[design/flow/run.sh]
#!/bin/bash
# the make line also repeats each setting of config.mk as NAME=value (left out here)
make -C /OpenROAD-flow-scripts/flow DESIGN_CONFIG=/design/flow/config.mk WORK_HOME=/design/flow/orfs CLKGATE_MAP_FILE= finish
[design/flow/config.mk]
export PLATFORM = sky130hd
export DESIGN_NAME = CS
export DESIGN_NICKNAME = CS
export VERILOG_FILES = /design/flow/design.v
export SDC_FILE = /design/flow/constraint.sdc
export NUM_CORES = 4
export LEC_CHECK = 0
export ABC_AREA = 1
export CAP_MARGIN = 20
export CORE_ASPECT_RATIO = 0.67
export CORE_MARGIN = 2
export CORE_UTILIZATION = 72
export CTS_CLUSTER_DIAMETER = 341
export CTS_CLUSTER_SIZE = 99
export HOLD_SLACK_MARGIN = 0.29
export SETUP_SLACK_MARGIN = 2.45
export SLEW_MARGIN = 0
[design/flow/constraint.sdc]
create_clock -name core_clock -period 13.5 [get_ports {clk}]
set_input_delay 2.7000 -clock core_clock [delete_from_list [all_inputs] [get_ports {clk}]]
set_output_delay 2.7000 -clock core_clock [all_outputs]
set_load 0.01 [all_outputs]
[design/flow/design.v]
module CS(clk, reset, X, Y);
	input clk, reset; 
	input [7:0] X;
	output [9:0] Y;
	reg [9:0] X1,X2, X3, X4, X5, X6, X7, X8, X9;
	wire[9:0] avg_w;
	reg [9:0] avg;
	reg [9:0] appr;
	wire[9:0] Y_keep_w;
	reg [9:0] Y;
	reg [12:0] avg_dividend;
	reg [12:0] Y_dividend;
	reg [12:0] total_num;
	reg [9:0] least;
	wire [12:0] avg_dis = 13'd9;
	wire [12:0] Y_dis = 13'd8;
	always @(negedge clk) begin
		if(reset) begin
			X1 <= 0; X2 <= 0; X3 <= 0; X4 <= 0; X5 <= 0; X6 <= 0; X7 <= 0; X8 <= 0; X9 <= 0;
			avg_dividend <= 0;
			total_num <= 0;
		end  
		else begin 
			if (total_num < 9)
				total_num <= total_num + 1;
			X1 <= X2;
			X2 <= X3;
			X3 <= X4;
			X4 <= X5;
			X5 <= X6;
			X6 <= X7;
			X7 <= X8;
			X8 <= X9;
			X9 <= X;
			avg_dividend <= X2+X3+X4+X5+X6+X7+X8+X9+X; 	
		end  
	end  
	calc c1(avg_dividend, avg_dis, avg_w);
	always @(*) begin
		avg = avg_w;
		appr = X1;
		least = 1000;
		if( (avg >= X1) && (avg - X1) < least) begin
			appr = X1;
			least = avg - X1;
		end
		if(avg >= X2 && (avg - X2) < least) begin
			appr = X2;
			least = avg - X2;
		end
		if(avg >= X3 && (avg - X3) < least) begin
			appr = X3;
			least = avg - X3;
		end
		if(avg >= X4 && (avg - X4) < least) begin
			appr = X4;
			least = avg - X4;
		end
		if(avg >= X5 && (avg - X5) < least) begin
			appr = X5;
			least = avg - X5;
		end
		if(avg >= X6 && (avg - X6) < least) begin
			appr = X6;
			least = avg - X6;
		end
		if(avg >= X7 && (avg - X7) < least) begin
			appr = X7;
			least = avg - X7;
		end
		if(avg >= X8 && (avg - X8) < least) begin
			appr = X8;
			least = avg - X8;
		end
		if(avg >= X9 && (avg - X9) < least) begin
			appr = X9;
			least = avg - X9;
		end
		Y_dividend = avg_dividend + avg_dis*appr;
	end  
	calc c2(Y_dividend, Y_dis, Y_keep_w);	
	always @(posedge clk) begin
		if (total_num >= 9)
			Y <= Y_keep_w;
	end 
endmodule
module  calc
    #(parameter width=13)   
	(dividend, divisor, merchant);
	input [width-1:0]       dividend;   
	input [width-1:0]       divisor;   
	output [width-1:0]      merchant;   
	reg [width-1:0]     	temp_dividend;  
	reg [width-1:0]      	temp_divisor;  
	reg [2*width-1:0]    	temp_did;
	reg [2*width-1:0]   	temp_dis;
	reg [width-1:0]      	merchant;   
	reg [width-1:0]      	remainder;   
	integer 		i;
    always @(*) begin
		temp_dividend = dividend;
		temp_divisor = divisor;	
	end
    always @(*) begin
		temp_did = {{width{1'b0}}, temp_dividend};
		temp_dis = {temp_divisor, {width{1'b0}}};
		for(i = 0; i < width; i = i +1) begin
			temp_did = temp_did << 1;
			if(temp_did >= temp_dis) 
				temp_did = temp_did - temp_dis + 1'b1;
			else 
				temp_did = temp_did;
		end  
		merchant = temp_did[width-1:0];
		remainder = temp_did[width*2-1: width];
	end  
endmodule
==> flow_summary.ini, run 1 <==
; yosys + openroad results
[placed_design]
gp_congestion = 1.056
portBuffers = 19

[synth]
syn_avg_cell_area_um2 = 6.670
ys_area_um2 = 15530
ys_types = 64
yosys_cells = 2329
ys_sh_mux_pct = 0
synth.logic.top_family = simple AND/OR/NAND/NOR gates
synthArstFlopShare_pct = 0
synth-adder-area-share_pct = 24.36
synth.largest_area_cell = ha_1
synth-main-ff-cell = dfxtp_1
edf_count = 10
synth_seq_share_pct = 14.43
simple_gate_area_share_pct = 30.29
post_synth_ao_oa_area_fraction_pct = 14.03
synth_flops = 107
top_cell_area_share_pct = 15.46
syn_inst = 2329
ys_warn_count = 4
synth-xor-area-share_pct = 5.855
top_cells_by_area = ha_1 15%, dfxtp_1 13%, nand2_1 12%
yosys-top-cells-count = 512 x nand2_1, 387 x inv_1, 213 x nor2_1
most_common_cell = nand2_1
synth_area_um2 = 15530

[die]
die-area_um2 = 22790
rows = 43
die_h_um = 124.2
die_x_um = 183.5
io_pins = 20
core_area_um2 = 20930
fp-utilization_pct = 74.23

[status]
outcome = aborted with a tool error
first-error = [ERROR DPL-0038] Utilization greater than 100%, impossible to legalize
lastStage = detailed placement
-- per-stage QoR --
stage	setup TNS (ns)	std cells	worst slack [ns]
2_1_floorplan	-161.30	2333	-18.85
3_3_place_gp	-161.08	3284	-18.53
==> run 2: changes to the inputs <==
ABC_AREA = unset   (was 1)
CORE_ASPECT_RATIO = unset   (was 0.67)
CORE_UTILIZATION = 66   (was 72)
CTS_CLUSTER_DIAMETER = unset   (was 341)
CTS_CLUSTER_SIZE = unset   (was 99)
HOLD_SLACK_MARGIN = unset   (was 0.29)
MAX_ROUTING_LAYER = met4   (was unset)
SETUP_SLACK_MARGIN = 5.0   (was 2.45)
SLEW_MARGIN = 20   (was 0)
TNS_END_PERCENT = 5   (was unset)
clock period = 55.2 ns   (was 13.5 ns; I/O delays follow)
==> flow_summary.ini, run 2 <==
; yosys + openroad results
[clock_tree]
h-tree-depth = 3
root_buffer = clkbuf_16
ctsHoldBuffers = 0
numCtsBuffers = 9
clockBufferDepth = 2
cts_sinks = 107

[synth]
synth.logic.top_family = AND-OR/OR-AND gates
yosys_cells = 1987
edf_count = 10
top_cell_area_share_pct = 15.13
synth_seq_share_pct = 14.12
post_synth_ao_oa_area_fraction_pct = 24.87
ys_sh_mux_pct = 4.766
synthArstFlopShare_pct = 0
synth_area_um2 = 15880
syn_inst = 1987
ys_area_um2 = 15880
top_cells_by_area = ha_1 15%, dfxtp_1 12%, fa_1 8.7%
simple_gate_area_share_pct = 20.56
ys_types = 112
ys_warn_count = 4
synth-main-ff-cell = dfxtp_1
synth.largest_area_cell = ha_1
syn_avg_cell_area_um2 = 7.993
yosys-top-cells-count = 197 x nor2_1, 192 x ha_1, 178 x inv_1
synth_flops = 107
most_common_cell = nor2_1
synth-adder-area-share_pct = 24.01
synth-xor-area-share_pct = 5.830

[global_route]
gr-usage-all-layers_pct = 91.98
grt-ovfl-total = 560

[placed_design]
gp_congestion = 1.033
portBuffers = 19
numPlacedInstances = 2783
post-dp-hpwl_um = 46150
placed_area_um2 = 20530

[status]
first-error = [ERROR GRT-0116] Global routing finished with congestion. Check the congestion regions in the DRC Viewer.
outcome = aborted with a tool error
lastStage = global routing

[die]
die-area_um2 = 25320
fp-utilization_pct = 67.46
core_area_um2 = 23540
die_x_um = 159.1
io_pins = 20
rows = 56
die_h_um = 159.1
## run 2: through the flow
step,setup TNS [ns],worst slack [ns]
after floorplan,-11.44,-3.556
after global placement,-7.205,-2.496
after detailed placement,-14.92,-3.984
after CTS,-7.040,-2.489
## run 2: what timing repair did
| item | 4_1_cts |
|---|---|
| endpoints found under the hold margin | 0 |
| pin swaps | 152 |
| buffers inserted | 77 |
| setup endpoints to repair | 10 |
| gates resized | 161 |
| gates cloned | 0 |
## run 2: routing by layer
| metal | overflow | GRT usage [%] |
|---|---|---|
| met1 | 8 | 87.94 |
| met2 | 395 | 104.9 |
| met3 | 24 | 79.60 |
| met4 | 133 | 94.67 |
| met5 | - | - |
==> run 3: changes to the inputs <==
CAP_MARGIN = 25   (was 20)
CELL_PAD_IN_SITES_DETAIL_PLACEMENT = 1   (was unset)
CELL_PAD_IN_SITES_GLOBAL_PLACEMENT = 3   (was unset)
CORE_ASPECT_RATIO = 0.99   (was unset)
CORE_MARGIN = 4   (was 2)
CORE_UTILIZATION = 29   (was 66)
CTS_CLUSTER_DIAMETER = 57   (was unset)
CTS_CLUSTER_SIZE = 33   (was unset)
MAX_ROUTING_LAYER = unset   (was met4)
MIN_ROUTING_LAYER = met1   (was unset)
PLACE_DENSITY_LB_ADDON = 0.05   (was unset)
TNS_END_PERCENT = 95   (was 5)
clock period = 73.5 ns   (was 55.2 ns; I/O delays follow)
==> flow_summary.ini, run 3 <==
; flow metrics
[clock_tree]
clockBufferDepth = 2
tritoncts = yes
cts.clk_slew.worst_paths_ns = 0.09
ctsHoldBuffers = 0
h-tree-depth = 3
cts_sinks = 107
root_buffer = clkbuf_16
numCtsBuffers = 9
clk_latency_ns = 0.46

[synth]
syn_inst = 1987
yosys_cells = 1987
synth_flops = 107
simple_gate_area_share_pct = 20.56
ys_area_um2 = 15880
top_cells_by_area = ha_1 15%, dfxtp_1 12%, fa_1 8.7%
ys_sh_mux_pct = 4.766
synth.logic.top_family = AND-OR/OR-AND gates
ys_warn_count = 4
ys_types = 112
edf_count = 10
yosys-top-cells-count = 197 x nor2_1, 192 x ha_1, 178 x inv_1
synth_area_um2 = 15880
synth_seq_share_pct = 14.12
most_common_cell = nor2_1
synth-xor-area-share_pct = 5.830
top_cell_area_share_pct = 15.13
syn_avg_cell_area_um2 = 7.993
post_synth_ao_oa_area_fraction_pct = 24.87
synth-main-ff-cell = dfxtp_1
synthArstFlopShare_pct = 0
synth-adder-area-share_pct = 24.01
synth.largest_area_cell = ha_1

[critical_path]
crit_top_cell = buf_6
cp-end-kind = flop
crit_arrival_ns = 68.58
timing.rr.end = Y[0]
cp_num_cells = 174
endpoint = Y[0]
critPathLaunch = avg_dividend[9]
slowest_delay_ns = 0.53
required_ns = 73.64
cp_top_family = AND-OR/OR-AND gates
start_kind = flop
reg2reg_from = avg_dividend[9]
reg2reg_setup_slack_ns = 5.06
path_buffers = 32
crit_type = reg2reg
slowest_stage = fa_1
critPathMaxFanout = 8
ff2ff_path_depth = 174

[global_route]
grt_pass1_wl_um = 96400
antenna_found_initial = 0
gr-usage-all-layers_pct = 21.00
grt-ovfl-total = 0
grt_max_degree = 85
grt_pass1_vias = 16890

[final_timing]
relSlewSlack_pct = 35.70
setup_violations = 0
rsz0062_at_grt = true
slew_violations = 0
hold_violations = 0
final.setup.tns_ns = 0
skew_ns = 0.06443
setup_slack_ns = 5.059
worst_pin_slew_ns = 0.9644

[die]
die_x_um = 243.2
fp-utilization_pct = 29.28
die_h_um = 240.8
io_pins = 20
rows = 85
die-area_um2 = 58570
core_area_um2 = 54240

[job]
tool_warnings = 129
cap_violations = 0

[placed_design]
dp_slack_ns = -0.1879
placed_area_um2 = 17400
gp_congestion = 0.8392
portBuffers = 19
post-dp-hpwl_um = 49510

[final_layout]
mi_logic_area_um2 = 14710
seqCellArea_um2 = 2272
nets = 2584
area_growth_pct = 35.34
fin_area_um2 = 21490
nFillCells = 6401

[hold_path]
worstHoldStart = total_num[6]
hold_depth = 1
min_to = total_num[6]
hold_class = reg2reg

[routing]
drt_pass1_iterations = 4
drtAntennaViolNets = 0
finalWirelength_um = 64630
route.detailed.wl_per_inst_um = 21.44
via_per_inst = 5.322
num_vias = 16040
drcViolationCount = 0
antenna_cells_inserted = 0
drt_iter0_markers = 563

[status]
outcome = complete, no violations
==> run 3: stage by stage <==
stage / utilization [%] / hold WS [ns] / instances
after CTS: 36.40 / 0.4595 / 2925
after global placement: 32.07 / 0.4494 / 2697
after floorplan: - / 0.4287 / 1991
after global routing: 39.63 / 0.4696 / 3014
final: 39.63 / 0.4528 / 3014
after detailed placement: 32.07 / 0.4502 / 2697
==> run 3: layout make-up <==
cell class / count / area share [%]
Clock buffer: 9 / 1.048
Clock inverter: 104 / 2.288
Inverter: 186 / 3.399
Multi-Input combinational cell: 1652 / 68.42
Sequential cell: 107 / 10.57
Tap cell: 696 / 4.051
Timing Repair Buffer: 260 / 10.22
==> run 3: repair_timing <==
action,in CTS,in global routing
resized,174,208
pin swaps,74,155
buffers inserted,114,88
endpoints found under the setup margin,6,4
cloned,2,1
==> run 3: metal layers <==
layer	global-route usage (%)	vias up	routed length, µm
met2	38.45	235	32990
li1	-	7818	-
met1	25.35	7892	28190
met5	0	-	0
met3	2.833	97	1441
met4	7.363	0	2012
==> run 4: changes to the inputs <==
ABC_AREA = 1   (was unset)
CAP_MARGIN = 20   (was 25)
CELL_PAD_IN_SITES_DETAIL_PLACEMENT = unset   (was 1)
CELL_PAD_IN_SITES_GLOBAL_PLACEMENT = unset   (was 3)
CORE_ASPECT_RATIO = unset   (was 0.99)
CORE_MARGIN = 2   (was 4)
CORE_UTILIZATION = 72   (was 29)
CTS_CLUSTER_DIAMETER = unset   (was 57)
CTS_CLUSTER_SIZE = 99   (was 33)
MIN_ROUTING_LAYER = unset   (was met1)
PLACE_DENSITY = 0.38   (was unset)
PLACE_DENSITY_LB_ADDON = unset   (was 0.05)
SETUP_SLACK_MARGIN = -2.0   (was 5.0)
TNS_END_PERCENT = 5   (was 95)
clock period = 48.0 ns   (was 73.5 ns; I/O delays follow)
==> flow_summary.ini, run 4 <==
; yosys + openroad results
[status]
outcome = aborted with a tool error
lastStage = clock tree synthesis
first-error = [ERROR DPL-0033] detailed placement checks failed during check placement.

[synth]
synth_flops = 107
ys_types = 64
yosys_cells = 2329
synth-adder-area-share_pct = 24.36
most_common_cell = nand2_1
post_synth_ao_oa_area_fraction_pct = 14.03
synth.largest_area_cell = ha_1
syn_inst = 2329
synth_seq_share_pct = 14.43
synth-xor-area-share_pct = 5.855
yosys-top-cells-count = 512 x nand2_1, 387 x inv_1, 213 x nor2_1
ys_warn_count = 4
simple_gate_area_share_pct = 30.29
syn_avg_cell_area_um2 = 6.670
synth_area_um2 = 15530
top_cell_area_share_pct = 15.46
synth.logic.top_family = simple AND/OR/NAND/NOR gates
ys_area_um2 = 15530
synthArstFlopShare_pct = 0
edf_count = 10
top_cells_by_area = ha_1 15%, dfxtp_1 13%, nand2_1 12%
synth-main-ff-cell = dfxtp_1
ys_sh_mux_pct = 0

[die]
die_h_um = 150.9
io_pins = 20
rows = 53
die-area_um2 = 22770
fp-utilization_pct = 73.67
die_x_um = 150.9
core_area_um2 = 21090

[placed_design]
post-dp-hpwl_um = 43800
gp_congestion = 1.007
placed_area_um2 = 19300
numPlacedInstances = 3003
portBuffers = 19
[run 4: per-stage QoR]
step	util [%]	worst slack, ns	hold slack (ns)
after global placement	91.53	-1.373	0.4148
after floorplan	-	-1.979	0.4032
after detailed placement	91.53	-3.535	0.4299
==> run 5: changes to the inputs <==
CORE_ASPECT_RATIO = 0.5   (was unset)
CTS_CLUSTER_DIAMETER = 400   (was unset)
CTS_CLUSTER_SIZE = 98   (was 99)
PLACE_DENSITY = 0.4   (was 0.38)
clock period = 41.9 ns   (was 48.0 ns; I/O delays follow)
==> flow_summary.ini, run 5 <==
; yosys + openroad results
[die]
io_pins = 20
die-area_um2 = 22840
core_area_um2 = 20830
die_h_um = 107.9
fp-utilization_pct = 74.57
rows = 37
die_x_um = 211.7

[synth]
synth_flops = 107
synth_area_um2 = 15530
synthArstFlopShare_pct = 0
yosys_cells = 2329
synth.largest_area_cell = ha_1
synth-xor-area-share_pct = 5.855
ys_area_um2 = 15530
yosys-top-cells-count = 512 x nand2_1, 387 x inv_1, 213 x nor2_1
synth-adder-area-share_pct = 24.36
syn_inst = 2329
top_cell_area_share_pct = 15.46
synth-main-ff-cell = dfxtp_1
post_synth_ao_oa_area_fraction_pct = 14.03
edf_count = 10
ys_warn_count = 4
syn_avg_cell_area_um2 = 6.670
top_cells_by_area = ha_1 15%, dfxtp_1 13%, nand2_1 12%
synth_seq_share_pct = 14.43
most_common_cell = nand2_1
ys_types = 64
ys_sh_mux_pct = 0
simple_gate_area_share_pct = 30.29
synth.logic.top_family = simple AND/OR/NAND/NOR gates

[placed_design]
dp_slack_ns = -7.283
gp_congestion = 0.9804
post-dp-hpwl_um = 54020
portBuffers = 19

[status]
lastStage = clock tree synthesis
first-error = [ERROR DPL-0038] Utilization greater than 100%, impossible to legalize
outcome = aborted with a tool error
-- run 5: stage by stage --
step           instances  util, %  setup TNS (ns)  cell area (µm²)
3_5_place_dp        3062    95.23          -45.64            19840
3_3_place_gp        3062    95.23          -19.08            19840
2_1_floorplan       2333        -          -22.38            16020
==> run 6: changes to the inputs <==
CORE_ASPECT_RATIO = unset   (was 0.5)
CTS_CLUSTER_DIAMETER = unset   (was 400)
CTS_CLUSTER_SIZE = 36   (was 98)
HOLD_SLACK_MARGIN = -0.09   (was unset)
PLACE_DENSITY = unset   (was 0.4)
PLACE_DENSITY_LB_ADDON = 0.28   (was unset)
SETUP_SLACK_MARGIN = unset   (was -2.0)
TNS_END_PERCENT = unset   (was 5)
clock period = 48.5 ns   (was 41.9 ns; I/O delays follow)
==> flow_summary.ini, run 6 <==
; yosys + openroad results
[synth]
synth_flops = 107
synth-xor-area-share_pct = 5.855
syn_avg_cell_area_um2 = 6.670
yosys-top-cells-count = 512 x nand2_1, 387 x inv_1, 213 x nor2_1
most_common_cell = nand2_1
post_synth_ao_oa_area_fraction_pct = 14.03
synthArstFlopShare_pct = 0
top_cell_area_share_pct = 15.46
synth-adder-area-share_pct = 24.36
top_cells_by_area = ha_1 15%, dfxtp_1 13%, nand2_1 12%
yosys_cells = 2329
edf_count = 10
ys_area_um2 = 15530
synth_area_um2 = 15530
ys_types = 64
syn_inst = 2329
ys_warn_count = 4
simple_gate_area_share_pct = 30.29
synth.largest_area_cell = ha_1
ys_sh_mux_pct = 0
synth.logic.top_family = simple AND/OR/NAND/NOR gates
synth_seq_share_pct = 14.43
synth-main-ff-cell = dfxtp_1

[die]
io_pins = 20
rows = 53
die_h_um = 150.9
core_area_um2 = 21090
die-area_um2 = 22770
die_x_um = 150.9
fp-utilization_pct = 73.67

[placed_design]
dp_slack_ns = -3.292
portBuffers = 19
post-dp-hpwl_um = 48630
placed_area_um2 = 19460
gp_congestion = 1.023
numPlacedInstances = 2994

[status]
outcome = aborted with a tool error
first-error = [ERROR DPL-0038] Utilization greater than 100%, impossible to legalize
lastStage = clock tree synthesis
==> run 7: changes to the inputs <==
CELL_PAD_IN_SITES_GLOBAL_PLACEMENT = 0   (was unset)
CORE_ASPECT_RATIO = 1.78   (was unset)
CORE_MARGIN = 5   (was 2)
CORE_UTILIZATION = 35   (was 72)
CTS_CLUSTER_DIAMETER = 157   (was unset)
CTS_CLUSTER_SIZE = 98   (was 36)
GPL_ROUTABILITY_DRIVEN = 0   (was unset)
HOLD_SLACK_MARGIN = unset   (was -0.09)
MAX_ROUTING_LAYER = met4   (was unset)
PLACE_DENSITY_LB_ADDON = 0.12   (was 0.28)
SETUP_SLACK_MARGIN = -1.89   (was unset)
TNS_END_PERCENT = 5   (was unset)
clock period = 63.8 ns   (was 48.5 ns; I/O delays follow)
==> flow_summary.ini, run 7 <==
; flow metrics
[die]
fp-utilization_pct = 35.14
io_pins = 20
rows = 103
die-area_um2 = 48880
core_area_um2 = 44200
die_x_um = 167.9
die_h_um = 291.1

[critical_path]
reg2reg_from = avg_dividend[11]
timing.rr.end = Y[0]
path_buffers = 25
crit_type = reg2reg
slowest_delay_ns = 0.53
critPathLaunch = avg_dividend[11]
reg2reg_setup_slack_ns = 1.20
cp_num_cells = 204
start_kind = flop
crit_top_cell = nand2_1
required_ns = 63.95
slowest_stage = dfxtp_1
cp_top_family = simple AND/OR/NAND/NOR gates
crit_arrival_ns = 62.75
ff2ff_path_depth = 204
cp-end-kind = flop
endpoint = Y[0]
critPathMaxFanout = 34

[synth]
synth_seq_share_pct = 14.43
synth-main-ff-cell = dfxtp_1
ys_area_um2 = 15530
simple_gate_area_share_pct = 30.29
synth_area_um2 = 15530
ys_sh_mux_pct = 0
synth.largest_area_cell = ha_1
synthArstFlopShare_pct = 0
edf_count = 10
yosys_cells = 2329
top_cell_area_share_pct = 15.46
synth.logic.top_family = simple AND/OR/NAND/NOR gates
syn_inst = 2329
most_common_cell = nand2_1
synth-xor-area-share_pct = 5.855
post_synth_ao_oa_area_fraction_pct = 14.03
synth-adder-area-share_pct = 24.36
syn_avg_cell_area_um2 = 6.670
synth_flops = 107
yosys-top-cells-count = 512 x nand2_1, 387 x inv_1, 213 x nor2_1
ys_types = 64
ys_warn_count = 4
top_cells_by_area = ha_1 15%, dfxtp_1 13%, nand2_1 12%

[routing]
drtAntennaViolNets = 0
drcViolationCount = 0
num_vias = 15440
drt_iter0_markers = 672
via_per_inst = 5.073
route.detailed.wl_per_inst_um = 18.44
finalWirelength_um = 56110
drt_pass1_iterations = 7
antenna_cells_inserted = 0

[global_route]
antenna_found_initial = 0
top_usage_layer = met2
gr-usage-all-layers_pct = 23.48
use_met3_pct = 3.139
grt_pass1_vias = 16410
use_met2_pct = 46.56
grt_pass1_wl_um = 86180
grt_max_degree = 74
grt.met1_usage_pct = 17.17
grt-ovfl-total = 0

[final_layout]
area_growth_pct = 11.87
nets = 2733
fin_area_um2 = 17380
final_core_util_pct = 39.32

[clock_tree]
clk_latency_ns = 0.46
cts_sinks = 107
tritoncts = yes
numCtsBuffers = 9
clockBufferDepth = 2
cts.clk_slew.worst_paths_ns = 0.10
h-tree-depth = 3
ctsHoldBuffers = 0
root_buffer = clkbuf_16

[final_timing]
skew_ns = 0.07228
setup_slack_ns = 1.199
worst_pin_slew_ns = 0.9476
hold_violations = 0
relSlewSlack_pct = 36.16
final.setup.tns_ns = 0
slew_violations = 0
setup_violations = 0

[hold_path]
worstHoldStart = total_num[7]
hold_depth = 2
hold_class = reg2reg
min_to = total_num[7]

[placed_design]
portBuffers = 19
dp_slack_ns = -0.5541
placed_area_um2 = 16550
post-dp-hpwl_um = 48580

[status]
outcome = complete, no violations

[job]
cap_violations = 0
tool_warnings = 128
run 7: layout make-up:
| type | count | area (µm²) |
|---|---|---|
| clock inverter | 103 | 425.4 |
| fill | 4854 | 26820 |
| timing repair buffer | 60 | 508.0 |
| multi-input combinational | 1780 | 11720 |
| inverter | 407 | 1534 |
| sequential | 107 | 2243 |
| tap | 577 | 721.9 |
| clock buffer | 9 | 225.2 |
run 7: repair_timing:
action / CTS / global route
endpoints found under the setup margin: 0 / 4
resized: 0 / 38
endpoints found under the hold margin: 0 / 0
setup buffers: 0 / 8
run 7: metrics by stage:
| step | hold slack, ns | instances |
|---|---|---|
| after floorplan | 0.4032 | 2333 |
| final | 0.4183 | 3043 |
| after CTS | 0.4206 | 3035 |
| after detailed placement | 0.4129 | 2924 |
| after global placement | 0.4136 | 2924 |
| after global routing | 0.4398 | 3043 |
run 7: layer usage:
metal  share of wire, %  vias to the layer above
met2                 57                      322
met3                2.1                      198
met4                 11                        0
met5                  0                        -
met1                 30                     7110
li1                   -                     7806
==> run 8: changes to the inputs <==
CAP_MARGIN = 5   (was 20)
CORE_ASPECT_RATIO = unset   (was 1.78)
CORE_MARGIN = 2   (was 5)
CORE_UTILIZATION = 71   (was 35)
CTS_CLUSTER_DIAMETER = 190   (was 157)
CTS_CLUSTER_SIZE = 66   (was 98)
PLACE_DENSITY_LB_ADDON = unset   (was 0.12)
SETUP_SLACK_MARGIN = 5.0   (was -1.89)
SLEW_MARGIN = 40   (was 20)
TNS_END_PERCENT = 60   (was 5)
clock period = 28.3 ns   (was 63.8 ns; I/O delays follow)
==> flow_summary.ini, run 8 <==
; yosys + openroad results
[status]
outcome = aborted with a tool error
lastStage = detailed placement
first-error = [ERROR DPL-0033] detailed placement checks failed during check placement.

[synth]
synthArstFlopShare_pct = 0
synth-adder-area-share_pct = 24.36
top_cells_by_area = ha_1 15%, dfxtp_1 13%, nand2_1 12%
syn_inst = 2329
ys_types = 64
synth_seq_share_pct = 14.43
syn_avg_cell_area_um2 = 6.670
ys_warn_count = 4
ys_sh_mux_pct = 0
simple_gate_area_share_pct = 30.29
post_synth_ao_oa_area_fraction_pct = 14.03
yosys_cells = 2329
synth_area_um2 = 15530
synth-xor-area-share_pct = 5.855
synth.logic.top_family = simple AND/OR/NAND/NOR gates
synth.largest_area_cell = ha_1
most_common_cell = nand2_1
synth_flops = 107
yosys-top-cells-count = 512 x nand2_1, 387 x inv_1, 213 x nor2_1
synth-main-ff-cell = dfxtp_1
ys_area_um2 = 15530
top_cell_area_share_pct = 15.46
edf_count = 10

[die]
die_h_um = 151.9
core_area_um2 = 21620
die-area_um2 = 23080
rows = 54
fp-utilization_pct = 71.85
die_x_um = 151.9
io_pins = 20

[placed_design]
portBuffers = 19
-- run 8: through the flow --
step,hold WS (ns),instance area (µm²),cells
after global placement,0.4155,21180,3224
after floorplan,0.4032,16160,2333
==> run 9: changes to the inputs <==
ABC_AREA = unset   (was 1)
CAP_MARGIN = 10   (was 5)
CELL_PAD_IN_SITES_GLOBAL_PLACEMENT = unset   (was 0)
CORE_ASPECT_RATIO = 0.72   (was unset)
CORE_UTILIZATION = 72   (was 71)
CTS_CLUSTER_DIAMETER = unset   (was 190)
CTS_CLUSTER_SIZE = 50   (was 66)
GPL_ROUTABILITY_DRIVEN = unset   (was 0)
HOLD_SLACK_MARGIN = 0.25   (was unset)
MAX_ROUTING_LAYER = unset   (was met4)
PLACE_DENSITY_LB_ADDON = 0.0   (was unset)
SETUP_SLACK_MARGIN = 3.47   (was 5.0)
SLEW_MARGIN = 20   (was 40)
TNS_END_PERCENT = unset   (was 60)
clock period = 11.8 ns   (was 28.3 ns; I/O delays follow)
==> flow_summary.ini, run 9 <==
; yosys + openroad results
[status]
outcome = aborted with a tool error
lastStage = detailed placement
first-error = [ERROR DPL-0038] Utilization greater than 100%, impossible to legalize

[synth]
synth-adder-area-share_pct = 24.01
synth-main-ff-cell = dfxtp_1
syn_avg_cell_area_um2 = 7.993
synth.largest_area_cell = ha_1
top_cell_area_share_pct = 15.13
synthArstFlopShare_pct = 0
synth_flops = 107
ys_area_um2 = 15880
yosys_cells = 1987
ys_warn_count = 4
post_synth_ao_oa_area_fraction_pct = 24.87
top_cells_by_area = ha_1 15%, dfxtp_1 12%, fa_1 8.7%
yosys-top-cells-count = 197 x nor2_1, 192 x ha_1, 178 x inv_1
edf_count = 10
synth_area_um2 = 15880
synth_seq_share_pct = 14.12
ys_types = 112
synth-xor-area-share_pct = 5.830
syn_inst = 1987
simple_gate_area_share_pct = 20.56
most_common_cell = nor2_1
ys_sh_mux_pct = 4.766
synth.logic.top_family = AND-OR/OR-AND gates

[die]
core_area_um2 = 21810
io_pins = 20
die_x_um = 179.0
rows = 46
die-area_um2 = 23280
fp-utilization_pct = 72.81
die_h_um = 130.0

[placed_design]
portBuffers = 19
gp_congestion = 1.088
run 9: per-stage QoR:
stage                   cell area, µm²  instances  hold slack (ns)
after global placement           22570       3029           0.4443
after floorplan                  16630       1991           0.4287
==> run 10: changes to the inputs <==
ABC_AREA = 0   (was unset)
CAP_MARGIN = 20   (was 10)
CORE_ASPECT_RATIO = unset   (was 0.72)
CORE_UTILIZATION = 71   (was 72)
CTS_CLUSTER_SIZE = 36   (was 50)
HOLD_SLACK_MARGIN = unset   (was 0.25)
PLACE_DENSITY = 0.66   (was unset)
PLACE_DENSITY_LB_ADDON = unset   (was 0.0)
SETUP_SLACK_MARGIN = unset   (was 3.47)
clock period = 55.8 ns   (was 11.8 ns; I/O delays follow)
==> flow_summary.ini, run 10 <==
; yosys + openroad results
[synth]
synth-main-ff-cell = dfxtp_1
synthArstFlopShare_pct = 0
ys_warn_count = 4
synth.largest_area_cell = ha_1
post_synth_ao_oa_area_fraction_pct = 24.87
most_common_cell = nor2_1
synth-adder-area-share_pct = 24.01
yosys-top-cells-count = 197 x nor2_1, 192 x ha_1, 178 x inv_1
synth_seq_share_pct = 14.12
synth_flops = 107
synth.logic.top_family = AND-OR/OR-AND gates
syn_inst = 1987
yosys_cells = 1987
ys_area_um2 = 15880
top_cell_area_share_pct = 15.13
ys_types = 112
synth-xor-area-share_pct = 5.830
edf_count = 10
ys_sh_mux_pct = 4.766
synth_area_um2 = 15880
simple_gate_area_share_pct = 20.56
top_cells_by_area = ha_1 15%, dfxtp_1 12%, fa_1 8.7%
syn_avg_cell_area_um2 = 7.993

[die]
die_x_um = 153.6
core_area_um2 = 21890
die-area_um2 = 23580
fp-utilization_pct = 72.55
rows = 54
io_pins = 20
die_h_um = 153.6

[placed_design]
post-dp-hpwl_um = 53140
portBuffers = 19
numPlacedInstances = 2750
gp_congestion = 1.017

[status]
outcome = aborted with a tool error
lastStage = clock tree synthesis
first-error = [ERROR DPL-0038] Utilization greater than 100%, impossible to legalize
==> run 10: per-stage QoR <==
stage | worst slack, ns | cell area, µm²
3_5_place_dp | -4.942 | 20480
3_3_place_gp | -2.124 | 20480
2_1_floorplan | -3.256 | 16460
==> run 11: changes to the inputs <==
ABC_AREA = unset   (was 0)
CELL_PAD_IN_SITES_GLOBAL_PLACEMENT = 2   (was unset)
CORE_MARGIN = 5   (was 2)
CORE_UTILIZATION = 34   (was 71)
CTS_CLUSTER_DIAMETER = 127   (was unset)
CTS_CLUSTER_SIZE = 66   (was 36)
GPL_ROUTABILITY_DRIVEN = 0   (was unset)
MAX_ROUTING_LAYER = met4   (was unset)
PLACE_DENSITY = unset   (was 0.66)
PLACE_DENSITY_LB_ADDON = 0.04   (was unset)
SETUP_SLACK_MARGIN = 5.0   (was unset)
TNS_END_PERCENT = 60   (was unset)
clock period = 63.8 ns   (was 55.8 ns; I/O delays follow)
==> flow_summary.ini, run 11 <==
; flow metrics
[synth]
syn_inst = 1987
ys_sh_mux_pct = 4.766
syn_avg_cell_area_um2 = 7.993
synth_flops = 107
synth.largest_area_cell = ha_1
synth_seq_share_pct = 14.12
post_synth_ao_oa_area_fraction_pct = 24.87
edf_count = 10
synthArstFlopShare_pct = 0
synth-xor-area-share_pct = 5.830
synth.logic.top_family = AND-OR/OR-AND gates
ys_area_um2 = 15880
ys_types = 112
synth-adder-area-share_pct = 24.01
yosys_cells = 1987
top_cells_by_area = ha_1 15%, dfxtp_1 12%, fa_1 8.7%
synth_area_um2 = 15880
top_cell_area_share_pct = 15.13
simple_gate_area_share_pct = 20.56
ys_warn_count = 4
most_common_cell = nor2_1
yosys-top-cells-count = 197 x nor2_1, 192 x ha_1, 178 x inv_1
synth-main-ff-cell = dfxtp_1

[global_route]
antenna_found_initial = 0
grt_pass1_vias = 16240
grt_pass1_wl_um = 89860
grt-ovfl-total = 0
grt_max_degree = 98
gr-usage-all-layers_pct = 22.90

[routing]
finalWirelength_um = 58450
route.detailed.wl_per_inst_um = 19.55
num_vias = 16070
via_per_inst = 5.378
antenna_cells_inserted = 0
dr_wl_met3_um = 1431
top_layer_used = met4
drt_iter0_markers = 937
met1_length_um = 26190
drtAntennaViolNets = 0
drt_pass1_iterations = 5
wl_met2_um = 28800
drcViolationCount = 0

[clock_tree]
numCtsBuffers = 9
cts.clk_slew.worst_paths_ns = 0.10
root_buffer = clkbuf_16
clockBufferDepth = 2
clk_latency_ns = 0.44
h-tree-depth = 3
tritoncts = yes
ctsHoldBuffers = 0
cts_sinks = 107

[final_timing]
final.setup.tns_ns = 0
rsz0062_at_grt = true
relSlewSlack_pct = 48.02
skew_ns = 0.06226
worst_pin_slew_ns = 0.7741
hold_violations = 0
setup_violations = 0
slew_violations = 0

[die]
io_pins = 20
fp-utilization_pct = 34.26
die-area_um2 = 51130
die_x_um = 226.1
core_area_um2 = 46360
die_h_um = 226.1
rows = 79

[critical_path]
reg2reg_from = avg_dividend[9]
cp_top_family = AND-OR/OR-AND gates
crit_arrival_ns = 62.91
slowest_delay_ns = 0.53
required_ns = 63.92
critPathMaxFanout = 13
crit_top_cell = buf_4
slowest_stage = fa_1
reg2reg_setup_slack_ns = 1.01
timing.rr.end = Y[0]
endpoint = Y[0]
critPathLaunch = avg_dividend[9]
ff2ff_path_depth = 160
cp-end-kind = flop
start_kind = flop
cp_num_cells = 160
crit_type = reg2reg
path_buffers = 34

[final_layout]
nets = 2649
final_core_util_pct = 46.32
area_growth_pct = 35.20

[status]
outcome = complete, no violations

[hold_path]
min_to = total_num[9]
worstHoldStart = total_num[9]
hold_depth = 1
hold_class = reg2reg

[job]
tool_warnings = 131
cap_violations = 0

[placed_design]
post-dp-hpwl_um = 45560
portBuffers = 19
-- run 11: metrics by stage --
| stage | instance area (µm²) | instances | setup slack (ns) | hold slack [ns] |
|---|---|---|---|---|
| after detailed placement | 18140 | 2708 | -0.9624 | 0.4519 |
| after CTS | 20470 | 2943 | 1.712 | 0.4592 |
| after floorplan | 16460 | 1991 | 0.7436 | 0.4287 |
| after global placement | 18140 | 2708 | -0.3375 | 0.4434 |
| after global routing | 21470 | 2989 | -0.3654 | 0.4637 |
| final | 21470 | 2989 | 1.013 | 0.4594 |
-- run 11: metal layers --
layer / GRT usage [%] / vias to the layer above
met3: 2.288 / 81
met2: 38.63 / 289
met5: - / -
met1: 28.49 / 7732
li1: - / 7972
met4: 8.578 / 0
-- run 11: area by class of cell --
| cell class | count | area [µm²] |
|---|---|---|
| inverter | 186 | 709.4 |
| tap | 607 | 759.5 |
| timing repair buffer | 327 | 2649 |
| clock buffer | 9 | 225.2 |
| sequential | 107 | 2255 |
| multi-input combinational | 1650 | 14450 |
| fill | 4586 | 24890 |
| clock inverter | 103 | 427.9 |
-- run 11: repair_timing --
action,4_1_cts,5_1_grt
resized,153,131
pin swaps,147,145
buffers inserted,122,45
endpoints found under the setup margin,7,8
gates cloned,2,0
==> run 12: changes to the inputs <==
ABC_AREA = 1   (was unset)
CELL_PAD_IN_SITES_GLOBAL_PLACEMENT = unset   (was 2)
CORE_MARGIN = 2   (was 5)
CORE_UTILIZATION = 64   (was 34)
CTS_CLUSTER_DIAMETER = unset   (was 127)
CTS_CLUSTER_SIZE = unset   (was 66)
GPL_ROUTABILITY_DRIVEN = unset   (was 0)
MAX_ROUTING_LAYER = unset   (was met4)
PLACE_DENSITY_LB_ADDON = unset   (was 0.04)
SETUP_SLACK_MARGIN = unset   (was 5.0)
TNS_END_PERCENT = 20   (was 60)
clock period = 39.5 ns   (was 63.8 ns; I/O delays follow)
==> flow_summary.ini, run 12 <==
; yosys + openroad results
[synth]
ys_types = 64
syn_avg_cell_area_um2 = 6.670
ys_sh_mux_pct = 0
synth_area_um2 = 15530
synth-adder-area-share_pct = 24.36
edf_count = 10
top_cell_area_share_pct = 15.46
synth_flops = 107
most_common_cell = nand2_1
synth.largest_area_cell = ha_1
top_cells_by_area = ha_1 15%, dfxtp_1 13%, nand2_1 12%
syn_inst = 2329
synth.logic.top_family = simple AND/OR/NAND/NOR gates
synthArstFlopShare_pct = 0
synth-main-ff-cell = dfxtp_1
ys_warn_count = 4
synth-xor-area-share_pct = 5.855
yosys_cells = 2329
synth_seq_share_pct = 14.43
post_synth_ao_oa_area_fraction_pct = 14.03
ys_area_um2 = 15530
yosys-top-cells-count = 512 x nand2_1, 387 x inv_1, 213 x nor2_1
simple_gate_area_share_pct = 30.29

[clock_tree]
h-tree-depth = 3
cts_sinks = 107
numCtsBuffers = 9
root_buffer = clkbuf_16
clockBufferDepth = 2
ctsHoldBuffers = 0

[placed_design]
post-dp-hpwl_um = 42190
dp_slack_ns = -6.743
portBuffers = 19
numPlacedInstances = 3146
placed_area_um2 = 20280
gp_congestion = 1.012

[die]
rows = 57
core_area_um2 = 24110
die_h_um = 159.8
fp-utilization_pct = 64.45
die-area_um2 = 25540
die_x_um = 159.8
io_pins = 20

[status]
first-error = [ERROR DPL-0038] Utilization greater than 100%, impossible to legalize
lastStage = global routing
outcome = aborted with a tool error
-- run 12: repair_timing --
action | CTS
buffers inserted | 78
endpoints found under the setup margin | 10
gates cloned | 7
pin swaps | 142
resized | 195
==> run 13: changes to the inputs <==
ABC_AREA = unset   (was 1)
CORE_UTILIZATION = 68   (was 64)
CTS_CLUSTER_SIZE = 50   (was unset)
TNS_END_PERCENT = unset   (was 20)
clock period = 12.7 ns   (was 39.5 ns; I/O delays follow)
==> flow_summary.ini, run 13 <==
; yosys + openroad results
[placed_design]
portBuffers = 19
gp_congestion = 1.027

[synth]
synth-adder-area-share_pct = 24.01
ys_types = 112
yosys-top-cells-count = 197 x nor2_1, 192 x ha_1, 178 x inv_1
synth.logic.top_family = AND-OR/OR-AND gates
syn_inst = 1987
most_common_cell = nor2_1
synth_seq_share_pct = 14.12
synth_flops = 107
edf_count = 10
simple_gate_area_share_pct = 20.56
synth-xor-area-share_pct = 5.830
post_synth_ao_oa_area_fraction_pct = 24.87
ys_sh_mux_pct = 4.766
synth_area_um2 = 15880
yosys_cells = 1987
ys_area_um2 = 15880
syn_avg_cell_area_um2 = 7.993
ys_warn_count = 4
synth-main-ff-cell = dfxtp_1
top_cell_area_share_pct = 15.13
top_cells_by_area = ha_1 15%, dfxtp_1 12%, fa_1 8.7%
synthArstFlopShare_pct = 0
synth.largest_area_cell = ha_1

[die]
die_h_um = 156.8
io_pins = 20
core_area_um2 = 22780
fp-utilization_pct = 69.72
rows = 55
die-area_um2 = 24590
die_x_um = 156.8

[status]
first-error = Error: detail_place.tcl, 38 bad optional access
lastStage = detailed placement
outcome = aborted with a tool error
## run 13: through the flow
stage / std cells / setup WS [ns]
after global placement: 3064 / -23.63
after floorplan: 1991 / -24.81
==> run 14: changes to the inputs <==
CORE_UTILIZATION = 72   (was 68)
CTS_CLUSTER_SIZE = unset   (was 50)
PLACE_DENSITY = 0.69   (was unset)
SETUP_SLACK_MARGIN = 5.0   (was unset)
TNS_END_PERCENT = 5   (was unset)
clock period = 57.5 ns   (was 12.7 ns; I/O delays follow)
==> flow_summary.ini, run 14 <==
; yosys + openroad results
[status]
outcome = aborted with a tool error
lastStage = clock tree synthesis
first-error = [ERROR DPL-0038] Utilization greater than 100%, impossible to legalize

[synth]
simple_gate_area_share_pct = 20.56
synth.largest_area_cell = ha_1
top_cell_area_share_pct = 15.13
synth-xor-area-share_pct = 5.830
synth.logic.top_family = AND-OR/OR-AND gates
yosys-top-cells-count = 197 x nor2_1, 192 x ha_1, 178 x inv_1
synthArstFlopShare_pct = 0
synth_area_um2 = 15880
ys_types = 112
syn_inst = 1987
edf_count = 10
ys_warn_count = 4
synth-main-ff-cell = dfxtp_1
top_cells_by_area = ha_1 15%, dfxtp_1 12%, fa_1 8.7%
ys_sh_mux_pct = 4.766
most_common_cell = nor2_1
synth-adder-area-share_pct = 24.01
synth_flops = 107
post_synth_ao_oa_area_fraction_pct = 24.87
ys_area_um2 = 15880
syn_avg_cell_area_um2 = 7.993
synth_seq_share_pct = 14.12
yosys_cells = 1987

[placed_design]
placed_area_um2 = 20430
post-dp-hpwl_um = 53780
dp_slack_ns = -4.110
gp_congestion = 1.022
portBuffers = 19

[die]
io_pins = 20
die-area_um2 = 23260
die_x_um = 152.5
core_area_um2 = 21760
rows = 54
fp-utilization_pct = 73.00
die_h_um = 152.5
-- run 14: per-stage QoR --
stage                     std cells  TNS (ns)
after detailed placement       2743    -15.31
after global placement         2743    -3.136
after floorplan                1991    -6.221
==> run 15: changes to the inputs <==
CORE_UTILIZATION = 25   (was 72)
PLACE_DENSITY = unset   (was 0.69)
SETUP_SLACK_MARGIN = unset   (was 5.0)
TNS_END_PERCENT = unset   (was 5)
clock period = 71.4 ns   (was 57.5 ns; I/O delays follow)
==> flow_summary.ini, run 15 <==
; flow metrics
[synth]
ys_area_um2 = 15880
synthArstFlopShare_pct = 0
yosys-top-cells-count = 197 x nor2_1, 192 x ha_1, 178 x inv_1
synth.logic.top_family = AND-OR/OR-AND gates
yosys_cells = 1987
synth-xor-area-share_pct = 5.830
synth-main-ff-cell = dfxtp_1
ys_warn_count = 4
synth-adder-area-share_pct = 24.01
ys_sh_mux_pct = 4.766
top_cell_area_share_pct = 15.13
synth_area_um2 = 15880
edf_count = 10
simple_gate_area_share_pct = 20.56
synth_seq_share_pct = 14.12
top_cells_by_area = ha_1 15%, dfxtp_1 12%, fa_1 8.7%
synth.largest_area_cell = ha_1
synth_flops = 107
most_common_cell = nor2_1
post_synth_ao_oa_area_fraction_pct = 24.87
syn_inst = 1987
syn_avg_cell_area_um2 = 7.993
ys_types = 112

[global_route]
gr-usage-all-layers_pct = 13.26
grt_max_degree = 98
antenna_found_initial = 1
grt_pass1_wl_um = 72250
grt-ovfl-total = 0
grt_pass1_vias = 14270

[critical_path]
crit_type = reg2reg
ff2ff_path_depth = 161
endpoint = Y[0]
timing.rr.end = Y[0]
cp-end-kind = flop
slowest_delay_ns = 0.47
required_ns = 71.53
start_kind = flop
crit_arrival_ns = 69.13
crit_top_cell = ha_1
cp_top_family = AND-OR/OR-AND gates
path_buffers = 12
reg2reg_setup_slack_ns = 2.40
critPathLaunch = avg_dividend[9]
slowest_stage = or3_4
cp_num_cells = 161
critPathMaxFanout = 15
reg2reg_from = avg_dividend[9]

[job]
cap_violations = 0
tool_warnings = 128

[final_timing]
setup_violations = 0
hold_violations = 0
whs_ns = 0.4557
relSlewSlack_pct = 29.76
slew_violations = 0
final.setup.tns_ns = 0
worst_pin_slew_ns = 1.054
skew_ns = 0.06093

[final_layout]
layout.cells.non_filler = 2990
seqCellArea_um2 = 2245
area_growth_pct = 16.50
nFillCells = 6708
nets = 2410
mi_logic_area_um2 = 13070
fin_area_um2 = 18500

[hold_path]
hold_depth = 1
worstHoldStart = total_num[9]
hold_class = reg2reg
min_to = total_num[9]

[clock_tree]
clockBufferDepth = 2
ctsHoldBuffers = 0
tritoncts = yes
cts_sinks = 107
clk_latency_ns = 0.44
root_buffer = clkbuf_16
cts.clk_slew.worst_paths_ns = 0.09
h-tree-depth = 3
numCtsBuffers = 9

[routing]
finalWirelength_um = 44700
drt_pass1_iterations = 5
drt_iter0_markers = 1074
antenna_cells_inserted = 0
drcViolationCount = 0
num_vias = 14860
via_per_inst = 4.970
route.detailed.wl_per_inst_um = 14.95
drtAntennaViolNets = 0

[die]
die_x_um = 256.0
fp-utilization_pct = 25.22
die-area_um2 = 65560
core_area_um2 = 62970
io_pins = 20
die_h_um = 256.0
rows = 92

[placed_design]
post-dp-hpwl_um = 36450
gp_congestion = 0.8779
placed_area_um2 = 17260
portBuffers = 19
numPlacedInstances = 2852

[status]
outcome = complete, no violations
run 15: timing repair:
item                                    4_1_cts  5_1_grt
endpoints found under the setup margin        2        5
pin swaps                                     0       20
cloned                                        0        1
resized                                       5       67
buffers inserted                              3       22
run 15: layout make-up:
class	instances	area share [%]
clock inverter	104	2.637
multi-input combinational	1650	70.62
sequential	107	12.13
timing repair buffer	88	3.895
tap	846	5.721
clock buffer	9	1.217
inverter	186	3.773
run 15: routing by layer:
layer,global-route usage [%],wire length (µm),up-vias
met5,0,8,-
met1,17.76,21460,6917
met3,2.347,1942,78
li1,-,-,7496
met4,4.906,1188,2
met2,21.24,20100,368
run 15: metrics by stage:
step | utilization [%] | setup WS (ns)
after floorplan | - | 1.007
after global placement | 27.41 | 0.3938
after detailed placement | 27.41 | -0.5086
after CTS | 28.60 | 0.007361
after global routing | 29.39 | -0.2280
final | 29.39 | 2.397
==> run 16: changes to the inputs <==
CAP_MARGIN = 0   (was 20)
CELL_PAD_IN_SITES_GLOBAL_PLACEMENT = 2   (was unset)
CORE_ASPECT_RATIO = 1.4   (was unset)
CORE_UTILIZATION = 37   (was 25)
CTS_CLUSTER_DIAMETER = 57   (was unset)
CTS_CLUSTER_SIZE = 33   (was unset)
MIN_ROUTING_LAYER = met2   (was unset)
PLACE_DENSITY = 0.93   (was unset)
SETUP_SLACK_MARGIN = 5.0   (was unset)
clock period = 73.5 ns   (was 71.4 ns; I/O delays follow)
==> flow_summary.ini, run 16 <==
; flow metrics
[die]
die_h_um = 249.1
core_area_um2 = 42200
die-area_um2 = 44620
die_x_um = 179.1
io_pins = 20
rows = 89
fp-utilization_pct = 37.63

[clock_tree]
cts.clk_slew.worst_paths_ns = 0.09
clk_latency_ns = 0.45
tritoncts = yes
h-tree-depth = 3
cts_sinks = 107
numCtsBuffers = 9
root_buffer = clkbuf_16
ctsHoldBuffers = 0
clockBufferDepth = 2

[synth]
post_synth_ao_oa_area_fraction_pct = 24.87
ys_warn_count = 4
yosys-top-cells-count = 197 x nor2_1, 192 x ha_1, 178 x inv_1
simple_gate_area_share_pct = 20.56
synth.logic.top_family = AND-OR/OR-AND gates
yosys_cells = 1987
synth_seq_share_pct = 14.12
top_cell_area_share_pct = 15.13
syn_inst = 1987
syn_avg_cell_area_um2 = 7.993
synth.largest_area_cell = ha_1
synthArstFlopShare_pct = 0
synth_flops = 107
edf_count = 10
top_cells_by_area = ha_1 15%, dfxtp_1 12%, fa_1 8.7%
synth-adder-area-share_pct = 24.01
ys_sh_mux_pct = 4.766
ys_types = 112
ys_area_um2 = 15880
most_common_cell = nor2_1
synth-xor-area-share_pct = 5.830
synth-main-ff-cell = dfxtp_1
synth_area_um2 = 15880

[status]
outcome = complete, no violations

[critical_path]
reg2reg_setup_slack_ns = 4.67
required_ns = 73.62
cp_top_family = AND-OR/OR-AND gates
timing.rr.end = Y[0]
endpoint = Y[0]
crit_top_cell = ha_1
path_buffers = 14
cp-end-kind = flop
cp_num_cells = 158
crit_type = reg2reg
crit_arrival_ns = 68.95
slowest_delay_ns = 0.52
critPathLaunch = avg_dividend[11]
slowest_stage = fa_1
reg2reg_from = avg_dividend[11]
ff2ff_path_depth = 158
start_kind = flop
critPathMaxFanout = 13

[hold_path]
hold_depth = 1
worstHoldStart = total_num[5]
min_to = total_num[5]
hold_class = reg2reg

[final_timing]
final.setup.tns_ns = 0
rsz0062_at_grt = true
slew_violations = 0
worst_pin_slew_ns = 1.080
relSlewSlack_pct = 27.60
hold_violations = 0
setup_violations = 0
whs_ns = 0.4583
skew_ns = 0.07363

[global_route]
grt.met1_usage_pct = 0
use_met2_pct = 51.65
grt_max_degree = 52
gr-usage-all-layers_pct = 39.25
antenna_found_initial = 0
grt-ovfl-total = 0
grt_pass1_wl_um = 90330
use_met3_pct = 44.28
top_usage_layer = met2
grt_pass1_vias = 23770

[final_layout]
fin_area_um2 = 20790
area_growth_pct = 30.93
layout.cells.non_filler = 2829
nets = 2546

[placed_design]
gp_congestion = 1.108
numPlacedInstances = 2536
portBuffers = 19
post-dp-hpwl_um = 45010
placed_area_um2 = 17110

[routing]
drt_iter0_markers = 5197
drt_pass1_iterations = 9
num_vias = 22840
drcViolationCount = 0
drtAntennaViolNets = 0
via_per_inst = 8.073
route.detailed.wl_per_inst_um = 21.53
finalWirelength_um = 60900

[job]
tool_warnings = 129
cap_violations = 0
[run 16: per-layer routing]
metal,vias up,routed length [µm]
met5,-,312
met4,12,9575
met3,1019,19950
met2,6223,31060
met1,7870,0
li1,7715,-
[run 16: stage by stage]
stage	setup slack (ns)	util, %
global route	3.416	49.25
detailed placement	-0.05306	40.55
floorplan	5.021	-
CTS	5.004	45.65
finish	4.666	49.27
global placement	0.9967	40.55
[run 16: timing repair]
action / CTS / global route
gates resized: 140 / 189
pin swaps: 69 / 154
setup buffers: 98 / 73
cloned: 4 / 3
setup endpoints to repair: 6 / 5
[run 16: area by class of cell]
class / count / area, µm²
Tap cell: 546 / 683.2
Sequential cell: 107 / 2261
Timing Repair Buffer: 219 / 1829
Clock buffer: 9 / 225.2
Inverter: 186 / 709.4
Multi-Input combinational cell: 1655 / 14600
Fill cell: 4013 / 21410
Clock inverter: 104 / 480.5
Antenna cell: 3 / 7.507
==> run 17: changes to the inputs <==
ABC_AREA = 1   (was unset)
CAP_MARGIN = 20   (was 0)
CELL_PAD_IN_SITES_GLOBAL_PLACEMENT = unset   (was 2)
CORE_ASPECT_RATIO = unset   (was 1.4)
CORE_UTILIZATION = 72   (was 37)
CTS_CLUSTER_DIAMETER = unset   (was 57)
CTS_CLUSTER_SIZE = 98   (was 33)
MIN_ROUTING_LAYER = unset   (was met2)
PLACE_DENSITY = 0.4   (was 0.93)
SETUP_SLACK_MARGIN = unset   (was 5.0)
clock period = 72.5 ns   (was 73.5 ns; I/O delays follow)
==> flow_summary.ini, run 17 <==
; flow metrics
[synth]
synth-xor-area-share_pct = 5.855
synth_area_um2 = 15530
post_synth_ao_oa_area_fraction_pct = 14.03
syn_avg_cell_area_um2 = 6.670
yosys_cells = 2329
most_common_cell = nand2_1
ys_area_um2 = 15530
synth_seq_share_pct = 14.43
top_cells_by_area = ha_1 15%, dfxtp_1 13%, nand2_1 12%
yosys-top-cells-count = 512 x nand2_1, 387 x inv_1, 213 x nor2_1
synth-adder-area-share_pct = 24.36
ys_warn_count = 4
top_cell_area_share_pct = 15.46
syn_inst = 2329
synth.largest_area_cell = ha_1
synth-main-ff-cell = dfxtp_1
ys_sh_mux_pct = 0
synth_flops = 107
ys_types = 64
synthArstFlopShare_pct = 0
edf_count = 10
simple_gate_area_share_pct = 30.29
synth.logic.top_family = simple AND/OR/NAND/NOR gates

[routing]
drt_iter0_markers = 1440
finalWirelength_um = 45840
drtAntennaViolNets = 0
antenna_cells_inserted = 0
via_per_inst = 5.973
drt_pass1_iterations = 8
num_vias = 16150
route.detailed.wl_per_inst_um = 16.95
drcViolationCount = 0

[critical_path]
crit_type = reg2reg
start_kind = flop
crit_arrival_ns = 69.71
endpoint = Y[0]
timing.rr.end = Y[0]
slowest_stage = o21ai_0
reg2reg_setup_slack_ns = 2.91
cp_top_family = simple AND/OR/NAND/NOR gates
reg2reg_from = avg_dividend[2]
cp-end-kind = flop
ff2ff_path_depth = 203
path_buffers = 20
critPathLaunch = avg_dividend[2]
required_ns = 72.62
crit_top_cell = nand2_1
cp_num_cells = 203
slowest_delay_ns = 0.52
critPathMaxFanout = 35

[global_route]
grt_pass1_vias = 15760
grt-ovfl-total = 0
antenna_found_initial = 0
grt_max_degree = 86
gr-usage-all-layers_pct = 40.29
grt_pass1_wl_um = 72670

[job]
tool_warnings = 130
cap_violations = 0

[final_timing]
hold_violations = 0
setup_slack_ns = 2.905
rsz0062_at_grt = false
relSlewSlack_pct = 36.56
skew_ns = 0.07115
worst_pin_slew_ns = 0.9516
slew_violations = 0
setup_violations = 0

[hold_path]
worstHoldStart = total_num[11]
hold_class = reg2reg
min_to = total_num[11]
hold_depth = 2

[clock_tree]
cts_sinks = 107
h-tree-depth = 3
tritoncts = yes
root_buffer = clkbuf_16
cts.clk_slew.worst_paths_ns = 0.09
clk_latency_ns = 0.45
numCtsBuffers = 9
clockBufferDepth = 2

[die]
die_x_um = 150.9
io_pins = 20
fp-utilization_pct = 73.67
die_h_um = 150.9
die-area_um2 = 22770
rows = 53
core_area_um2 = 21090

[status]
outcome = complete, no violations

[final_layout]
nets = 2696
nFillCells = 1625
final_core_util_pct = 79.36
area_growth_pct = 7.724

[placed_design]
gp_congestion = 0.9864
post-dp-hpwl_um = 35810
portBuffers = 19
dp_slack_ns = -0.001975
==> run 17: metal layers <==
layer  global-route usage (%)  share of wire [%]  vias up  wire, µm
met5                        0                  0        -         0
met4                    28.18                7.1        0      3241
met2                    68.80                 47      851     21660
met1                    45.40                 38     7343     17320
met3                    7.530                7.9      224      3610
li1                         -                  -     7733         -
==> run 17: final cells by class <==
class / count / area, µm² / share of cell area [%]
Multi-Input combinational cell: 1780 / 11720 / 70.03
Sequential cell: 107 / 2242 / 13.40
Inverter: 407 / 1536 / 9.181
Clock inverter: 103 / 452.9 / 2.707
Tap cell: 275 / 344.1 / 2.056
Clock buffer: 9 / 225.2 / 1.346
Timing Repair Buffer: 23 / 215.2 / 1.286
==> run 17: metrics by stage <==
| stage | instances | setup TNS [ns] | cell area (µm²) | hold slack (ns) |
|---|---|---|---|---|
| floorplan | 2333 | 0 | 15550 | 0.4032 |
| global placement | 2592 | 0 | 15930 | 0.4131 |
| detailed placement | 2592 | -0.001975 | 15930 | 0.4241 |
| CTS | 2703 | 0 | 16610 | 0.4334 |
| global route | 2704 | 0 | 16730 | 0.4514 |
| finish | 2704 | 0 | 16730 | 0.4314 |
==> run 17: repair_timing <==
item / 4_1_cts / 5_1_grt
hold buffers: 0 / 0
endpoints found under the setup margin: 1 / 5
gates resized: 1 / 32
gates cloned: 0 / 0
setup buffers: 0 / 1
==> run 18: changes to the inputs <==
CTS_CLUSTER_SIZE = 36   (was 98)
HOLD_SLACK_MARGIN = 0.27   (was unset)
PLACE_DENSITY = unset   (was 0.4)
PLACE_DENSITY_LB_ADDON = 0.28   (was unset)
clock period = 55.3 ns   (was 72.5 ns; I/O delays follow)
==> flow_summary.ini, run 18 <==
; yosys + openroad results
[synth]
syn_inst = 2329
edf_count = 10
yosys-top-cells-count = 512 x nand2_1, 387 x inv_1, 213 x nor2_1
ys_area_um2 = 15530
most_common_cell = nand2_1
syn_avg_cell_area_um2 = 6.670
synth-adder-area-share_pct = 24.36
yosys_cells = 2329
synthArstFlopShare_pct = 0
synth_area_um2 = 15530
synth_flops = 107
ys_types = 64
simple_gate_area_share_pct = 30.29
ys_sh_mux_pct = 0
synth_seq_share_pct = 14.43
synth.logic.top_family = simple AND/OR/NAND/NOR gates
top_cells_by_area = ha_1 15%, dfxtp_1 13%, nand2_1 12%
post_synth_ao_oa_area_fraction_pct = 14.03
synth-xor-area-share_pct = 5.855
synth.largest_area_cell = ha_1
top_cell_area_share_pct = 15.46
synth-main-ff-cell = dfxtp_1
ys_warn_count = 4

[die]
die-area_um2 = 22770
fp-utilization_pct = 73.67
core_area_um2 = 21090
rows = 53
die_h_um = 150.9
die_x_um = 150.9
io_pins = 20

[clock_tree]
cts_sinks = 107
clockBufferDepth = 2
h-tree-depth = 3
numCtsBuffers = 9
root_buffer = clkbuf_16

[placed_design]
portBuffers = 19
dp_slack_ns = -1.804
post-dp-hpwl_um = 36570
placed_area_um2 = 16720
gp_congestion = 1.002

[global_route]
grt-ovfl-total = 12
gr-usage-all-layers_pct = 69.36

[status]
outcome = aborted with a tool error
first-error = [ERROR GRT-0232] Routing congestion too high. Check the congestion heatmap in the GUI.
lastStage = global routing
run 18: per-stage QoR:
stage                     hold slack [ns]  setup TNS, ns  util, %  cells
after global placement             0.4120        -0.6514    79.28   2689
after floorplan                    0.4032              0        -   2333
after detailed placement           0.4264         -4.080    79.28   2689
after CTS                          0.4321              0    83.70   2813
run 18: timing repair:
item,CTS
cloned,0
endpoints found under the setup margin,4
gates resized,46
hold buffers,0
pin swaps,10
buffers inserted,12
run 18: layer usage:
layer / track usage (%) / GRT overflow
met1: 68.61 / 1
met2: 88.20 / 4
met3: 54.19 / 0
met4: 65.56 / 7
met5: 22.73 / 0
